==> build 45: inputs <==
## MODULE_STATIC_PROCESS
module MODULE_STATIC_PROCESS (
    input clk,
    input rst,
    input [3:0] state_info,
    input [11:0] read_from_aux,
    input [11:0] read_from_ram,
    output reg [11:0] write2aux,
    output reg [11:0] write2ram,
    output reg [9:0] write2aux_addr,
    output reg [9:0] read_from_aux_addr,
    output reg [18:0] write2ram_addr,
    output reg[18:0] read_from_ram_addr,
    output reg ena_write_ram,
    output done
);
reg [18:0] cnt;
reg done_;
assign done=done_;
reg [4:0] cnt_buffer;
reg [11:0] color_buffer;
reg [11:0] buffer;
reg [11:0] color_reduced;
reg [15:0] color_cnt_1;
reg [15:0] color_cnt_2;
reg [15:0] color_cnt_3;
reg [15:0] color_cnt_4;
reg [15:0] color_cnt_5;
reg [15:0] color_cnt_6;
reg [15:0] color_cnt_7;
reg [15:0] color_cnt_8;
reg [15:0] color_cnt_9;
reg [15:0] color_cnt_10;
reg [15:0] color_cnt_11;
reg [15:0] color_cnt_12;
reg [15:0] color_cnt_13;
reg [15:0] color_cnt_14;
reg [15:0] color_cnt_15;
reg [15:0] color_cnt_16;
reg is_read_done;
always @(posedge clk) 
begin
    if(!rst)
    begin
      cnt=0;
      done_=0;
      cnt_buffer=0;
      color_buffer=0;
      buffer=0;
      color_reduced=0;
      color_cnt_1=0;
      color_cnt_2=0;
      color_cnt_3=0;
      color_cnt_4=0;
      color_cnt_5=0;
      color_cnt_6=0;
      color_cnt_7=0;
      color_cnt_8=0;
      color_cnt_9=0;
      color_cnt_10=0;
      color_cnt_11=0;
      color_cnt_12=0;
      color_cnt_13=0;
      color_cnt_14=0;
      color_cnt_15=0;
      color_cnt_16=0;
      is_read_done=0;
      write2aux=0;
      write2ram=0;
      write2aux_addr=0;
      read_from_aux_addr=0;
      write2ram_addr=0;
      read_from_ram_addr=0;
  ...
export LEC_CHECK = 0
export ABC_AREA = 1
export CAP_MARGIN = 20
export CELL_PAD_IN_SITES_GLOBAL_PLACEMENT = 0
export CORE_MARGIN = 2
export CORE_UTILIZATION = 72
export CTS_CLUSTER_SIZE = 86
export GPL_TIMING_DRIVEN = 1
export MIN_ROUTING_LAYER = met1
export PLACE_DENSITY_LB_ADDON = 0.04
export SLEW_MARGIN = 20
export TNS_END_PERCENT = 5
create_clock -name core_clock -period 15.9 [get_ports {clk}]
run.sh (not shown) runs the stock make flow with config.mk's settings and CLKGATE_MAP_FILE=.
==> inputs of build 39, as changes to build 45 <==
--- a/flow/config.mk
+++ b/flow/config.mk
@@ -11,8 +11,7 @@
 export CORE_MARGIN = 2
-export CORE_UTILIZATION = 72
-export CTS_CLUSTER_SIZE = 86
+export CORE_UTILIZATION = 67
+export CTS_CLUSTER_SIZE = 56
 export GPL_TIMING_DRIVEN = 1
 export MIN_ROUTING_LAYER = met1
-export PLACE_DENSITY_LB_ADDON = 0.04
+export PLACE_DENSITY = 0.6
 export SLEW_MARGIN = 20
-export TNS_END_PERCENT = 5
==> flow/constraint.sdc (replaced) <==
create_clock -name core_clock -period 25.0 [get_ports {clk}]
set_input_delay 5.0000 -clock core_clock [delete_from_list [all_inputs] [get_ports {clk}]]
set_output_delay 5.0000 -clock core_clock [all_outputs]
set_load 0.01 [all_outputs]
==> inputs of trial 6, as changes to build 45 <==
==> flow/config.mk (replaced) <==
export PLATFORM = sky130hd
export DESIGN_NAME = MODULE_STATIC_PROCESS
export DESIGN_NICKNAME = MODULE_STATIC_PROCESS
export VERILOG_FILES = /design/flow/design.v
export SDC_FILE = /design/flow/constraint.sdc
export NUM_CORES = 4
export LEC_CHECK = 0
export CAP_MARGIN = 20
export CORE_MARGIN = 2
export CORE_UTILIZATION = 66
export PLACE_DENSITY = 0.6
export SLEW_MARGIN = 20
==> flow/constraint.sdc (replaced) <==
create_clock -name core_clock -period 17.0 [get_ports {clk}]
set_input_delay 3.4000 -clock core_clock [delete_from_list [all_inputs] [get_ports {clk}]]
set_output_delay 3.4000 -clock core_clock [all_outputs]
set_load 0.01 [all_outputs]
==> results <==
| metric | build 39 | build 45 | trial 6 |
|---|---|---|---|
| Result of the run | finished with violations | stopped before the end | stopped before the end |
| Stage where the flow stopped | - | global routing (5_1_grt) | global routing (5_1_grt) |
| Layout check failures | setup timing | - | - |
| Initial Utilization | 67.87% | 73.01% | 66.52% |
| Dpl hpwl | 94.65 mm | 94.50 mm | 113.5 mm |
| Placed Cells incl. Taps | 6,685 | 6,921 | 6,528 |
| Cells resized by post-CTS repair | 40 | 129 | 131 |
| GPL Wtd Cong | 1.082 | 1.209 | 1.103 |
| Yosys cell count | 5,792 | 5,792 | 5,159 |
| Core box area | 0.05266 sq mm | 0.04895 sq mm | 0.05499 sq mm |
| Synthesized-area fraction occupied by ao, oa, aoi and oai cells | 21.83% | 21.83% | 27.64% |
| Post-placement worst setup slack | -1.409 ns | -9.203 ns | -9.628 ns |
| Vertical die size | 235.0 um | 226.8 um | 239.4 um |
| Setup Buffers After CTS | 26 | 78 | 82 |
| Synth Area in Simple Gates | 33.06% | 33.06% | 26.28% |
| Chip area | 0.05520 sq mm | 0.05143 sq mm | 0.05732 sq mm |
| Mapped Area | 0.03574 sq mm | 0.03574 sq mm | 0.03658 sq mm |
| Average cell area after synthesis | 6.170 sq um | 6.170 sq um | 7.090 sq um |
| Clock buffers created by TritonCTS | 43 | 42 | 42 |
| Adder Area Share | 7.149% | 7.149% | 7.234% |
| Horizontal die dimension | 235.0 um | 226.8 um | 239.4 um |

* * *

==> run a: inputs <==
MODULE_STATIC_PROCESS again, from the RTL that the note above started with.
Design MODULE_STATIC_PROCESS, start of the top module:
module MODULE_STATIC_PROCESS (
    input clk,
    input rst,
    input [3:0] state_info,
    input [11:0] read_from_aux,
    input [11:0] read_from_ram,
    output reg [11:0] write2aux,
    output reg [11:0] write2ram,
    output reg [9:0] write2aux_addr,
    output reg [9:0] read_from_aux_addr,
    output reg [18:0] write2ram_addr,
    output reg[18:0] read_from_ram_addr,
    output reg ena_write_ram,
    output done
);
reg [18:0] cnt;
reg done_;
assign done=done_;
reg [4:0] cnt_buffer;
reg [11:0] color_buffer;
reg [11:0] buffer;
reg [11:0] color_reduced;
reg [15:0] color_cnt_1;
reg [15:0] color_cnt_2;
reg [15:0] color_cnt_3;
reg [15:0] color_cnt_4;
reg [15:0] color_cnt_5;
reg [15:0] color_cnt_6;
reg [15:0] color_cnt_7;
reg [15:0] color_cnt_8;
reg [15:0] color_cnt_9;
reg [15:0] color_cnt_10;
reg [15:0] color_cnt_11;
reg [15:0] color_cnt_12;
reg [15:0] color_cnt_13;
reg [15:0] color_cnt_14;
reg [15:0] color_cnt_15;
reg [15:0] color_cnt_16;
reg is_read_done;
always @(posedge clk) 
begin
    if(!rst)
    begin
      cnt=0;
      done_=0;
  ...
clock: 15.2 ns
lec_check: 0
abc_area: 0
cap_margin: 20
core_margin: 2
core_utilization: 72
cts_cluster_diameter: 178
cts_cluster_size: 98
place_density: 0.6
setup_slack_margin: 4.4
slew_margin: 20
tns_end_percent: 5
==> inputs of run b, as changes to run a <==
==> flow/config.mk (replaced) <==
export PLATFORM = sky130hd
export DESIGN_NAME = MODULE_STATIC_PROCESS
export DESIGN_NICKNAME = MODULE_STATIC_PROCESS
export VERILOG_FILES = /design/flow/design.v
export SDC_FILE = /design/flow/constraint.sdc
export NUM_CORES = 4
export LEC_CHECK = 0
export CAP_MARGIN = 20
export CORE_MARGIN = 2
export CORE_UTILIZATION = 40
export PLACE_DENSITY = 0.6
export SLEW_MARGIN = 20
==> flow/constraint.sdc (replaced) <==
create_clock -name core_clock -period 28.4 [get_ports {clk}]
set_input_delay 5.6800 -clock core_clock [delete_from_list [all_inputs] [get_ports {clk}]]
set_output_delay 5.6800 -clock core_clock [all_outputs]
set_load 0.01 [all_outputs]
==> inputs of run c, as changes to run a <==
==> flow/config.mk (replaced) <==
export PLATFORM = sky130hd
export DESIGN_NAME = MODULE_STATIC_PROCESS
export DESIGN_NICKNAME = MODULE_STATIC_PROCESS
export VERILOG_FILES = /design/flow/design.v
export SDC_FILE = /design/flow/constraint.sdc
export NUM_CORES = 4
export LEC_CHECK = 0
export ABC_AREA = 1
export CAP_MARGIN = 20
export CELL_PAD_IN_SITES_GLOBAL_PLACEMENT = 3
export CORE_ASPECT_RATIO = 1.09
export CORE_MARGIN = 2
export CORE_UTILIZATION = 40
export PLACE_DENSITY_LB_ADDON = 0.2
export SLEW_MARGIN = 5
==> flow/constraint.sdc (replaced) <==
create_clock -name core_clock -period 23.9 [get_ports {clk}]
set_input_delay 4.7800 -clock core_clock [delete_from_list [all_inputs] [get_ports {clk}]]
set_output_delay 4.7800 -clock core_clock [all_outputs]
set_load 0.01 [all_outputs]
==> comparison table <==
metric                                                                                                 run c                     run a                    run b
Run status                                                                                    did not finish            did not finish  complete, no violations
Failing step                                             global placement without I/O (3_1_place_gp_skip_io)  global routing (5_1_grt)                        -
Top cell area share                                                                                    0.209                     0.204                    0.204
Placed instance count                                                                                      -                     6,607                    6,365
Number of rows created at floorplan                                                                      114                        82                      110
Total core area                                                                                 88,600 sq um              50,200 sq um             90,300 sq um
Number of buffers created by CTS                                                                           -                         8                       47
Deepest level of the CTS H-tree                                                                            -                         1                        2
Complex Gates by Area                                                                                  0.218                     0.276                    0.276
Average instance area after synthesis                                                             6.17 sq um                7.09 sq um               7.09 sq um
Vertical die dimension                                                                           316 microns               229 microns              306 microns
Core utilization before placement                                                                      0.403                     0.729                    0.405
CTS-repair resized insts                                                                                   -                       211                        0
HPWL after detailed placement                                                                              -                    116 mm                   111 mm
Adder and majority gate portion of the synthesized area                                               0.0715                    0.0723                   0.0723
Area of the die                                                                                 91,800 sq um              52,600 sq um             93,900 sq um
Routability-driven placement congestion ratio                                                              -                      1.22                     1.01
Total setup buffers inserted after CTS                                                                     -                        72                        0
Number of cells in the yosys synthesis report                                                          5,792                     5,159                    5,159
Count of buffers from port buffering                                                                       -                       113                      113
Post-place instance area                                                                                   -              45,100 sq um             40,000 sq um
Hold buffer count at cts                                                                                   -                         0                        0
Netlist cell types                                                                                        81                       132                      132
